== v57 ==
// CPU
module CPU(clk, reset, memory_in, memory_addr, memory_out, memory_write);
export LEC_CHECK = 0
export ABC_AREA = 1
export CAP_MARGIN = 20
export CORE_ASPECT_RATIO = 0.88
export CORE_MARGIN = 2
export CORE_UTILIZATION = 72
export CTS_CLUSTER_DIAMETER = 94
export CTS_CLUSTER_SIZE = 86
export PLACE_DENSITY = 0.37
export SETUP_SLACK_MARGIN = 0.39
export SLEW_MARGIN = 20
create_clock -name core_clock -period 1.53 [get_ports {clk}]
run.sh (not shown) runs the stock make flow with config.mk's settings and CLKGATE_MAP_FILE=.
v57 never completed; the flow aborted with a tool error in 4_1_cts.
[inputs] v51 vs v57
- ABC_AREA: 1 -> unset
- CORE_UTILIZATION: 72 -> 40
- CORE_ASPECT_RATIO: 0.88 -> unset
- CTS_CLUSTER_SIZE: 86 -> unset
- SETUP_SLACK_MARGIN: 0.39 -> unset
- CTS_CLUSTER_DIAMETER: 94 -> unset
- PLACE_DENSITY: 0.37 -> unset
- the clock period (ns, I/O delays scaled along): 1.53 -> 7.47
### Flow results
- v51: all stages complete, timing, DRC and antenna checks passed
- v57 fits on a die that is smaller than the die of v51.
- v57 → v51: synthesized chip area reported by yosys fell about 3%, placeable core region picked up an extra 74%.
- [v51] final weighted congestion in routability-driven placement fell 10% relative to v57
- Number of distinct standard cells referenced by the synthesized netlist grows by more than 10% when moving from v57 to v51.
- v57 → v51: yosys stat cell total lost about 25%; vertical die dimension picked up an extra 40%; area after synthesis lost 3.0%.
## Diff of input files: v24 against v51
- swapping 40 for 58 in CORE_UTILIZATION
- swapping 7.47 for 4.7 in the clock period (ns, I/O delays scaled along)
Results
- Although v24 finished all stages, its layout failed final checks on setup timing.
- On global-route usage: between v24 and v51, it ends up higher for v24.
- On sequential cell area in the final layout, v24 and v51 are basically level.
- Critical path depth was higher in v51 than in v24.
- On v24: number of well-tap cells placed is about 33% lower than what v51 gave.
- Met1 layer wirelength in the final routing: v24 and v51 compared, lower one is v24
- Number of vias per cell after detailed routing of v24 exceeds that of v51 by a little under 10%.
- Clock skew was higher in the run labelled v24.
- First-pass GRT wire length for v24 is lower than for v51.
- As far as count of buffers from port buffering goes, v51 and v24 are indistinguishable; the numbers are identical.
- Final critical path time including I/O delays and setup: lower on v24

CPU again, from the RTL that the note above started with.
make LEC_CHECK=0 ABC_AREA=1 CAP_MARGIN=20 CORE_MARGIN=2 CORE_UTILIZATION=72 PLACE_DENSITY=0.37 SETUP_SLACK_MARGIN=0.39 SLEW_MARGIN=20 finish   # period 1.53 ns
The baseline ended with an error in clock tree synthesis (4_1_cts).
Edit:
CAP_MARGIN = 0   (was 20)
CELL_PAD_IN_SITES_GLOBAL_PLACEMENT = 0   (was not set)
GPL_TIMING_DRIVEN = 1   (was not set)
PLACE_DENSITY = not set   (was 0.37)
SETUP_SLACK_MARGIN = 2.25   (was 0.39)
TNS_END_PERCENT = 35   (was not set)
clock period = 11.0 ns   (was 1.53 ns; I/O delays follow)
Effect: The changed run went through all stages and came out clean; die size is unchanged; synthesized area stays the same; synthesized cell count does not change.
Edit:
ABC_AREA = not set   (was 1)
CAP_MARGIN = 20   (was 0)
CORE_UTILIZATION = 69   (was 72)
CTS_CLUSTER_SIZE = 36   (was not set)
PLACE_DENSITY = 0.66   (was not set)
SETUP_SLACK_MARGIN = 0.47   (was 2.25)
clock period = 6.67 ns   (was 11.0 ns; I/O delays follow)
=>
- With this change the flow completed, yet does not pass: setup timing
- hold slack is worse by 20 ps
- global-route usage shrinks by 1.7 points
- setup slack gets worse by 3100 ps
- routed wire length goes up by 1.1%
- cell count fell by 19%
- clock skew goes down by 12 ps
- non-clock buffer count grows by 78
- via count drops by 13%
- register-to-register slack degrades by 3100 ps
- final area climbs by 2.1%
Edit:
ABC_AREA = 1   (was not set)
CORE_UTILIZATION = 72   (was 69)
CTS_CLUSTER_SIZE = not set   (was 36)
HOLD_SLACK_MARGIN = 0.29   (was not set)
PLACE_DENSITY = not set   (was 0.66)
SETUP_SLACK_MARGIN = 2.3   (was 0.47)
clock period = 11.0 ns   (was 6.67 ns; I/O delays follow)
Now the flow finished with timing, DRC and antenna clean.
Area after synthesis came out higher by 3.1%.
Design area went down by 2.0%.
Maximum frequency goes down by 15%.
Routed wire length decreases by 1.1%.
Worst setup slack improves by 3100 ps.
Register-to-register slack is better by 3100 ps.
Edit:
ABC_AREA = not set   (was 1)
CELL_PAD_IN_SITES_GLOBAL_PLACEMENT = not set   (was 0)
CORE_UTILIZATION = 66   (was 72)
GPL_TIMING_DRIVEN = not set   (was 1)
HOLD_SLACK_MARGIN = not set   (was 0.29)
SETUP_SLACK_MARGIN = not set   (was 2.3)
TNS_END_PERCENT = 5   (was 35)
clock period = 6.29 ns   (was 11.0 ns; I/O delays follow)
Effect: The changed run completed, yet does not pass: setup timing. Die area goes up by 5.7%. Worst setup slack degrades by 3300 ps. Fmax went up by 22%. Global-route usage falls by 6.8 points.
Edit:
ABC_AREA = 1   (was not set)
CAP_MARGIN = 0   (was 20)
CELL_PAD_IN_SITES_GLOBAL_PLACEMENT = 0   (was not set)
CORE_UTILIZATION = 72   (was 66)
GPL_TIMING_DRIVEN = 1   (was not set)
SETUP_SLACK_MARGIN = 2.3   (was not set)
TNS_END_PERCENT = 35   (was 5)
clock period = 11.0 ns   (was 6.29 ns; I/O delays follow)
The changed run went through all stages and came out clean.
Critical path depth grows by 11.
Final area shrinks by 3.4%.
Setup slack is better by 3300 ps.
Global-route usage grows by 6.8 points.
Die area shrinks by 5.4%.
Sequential share of layout area grows by 1.1 points.
Routed wire length grows by 10%.
Utilization grows by 2.2 points.
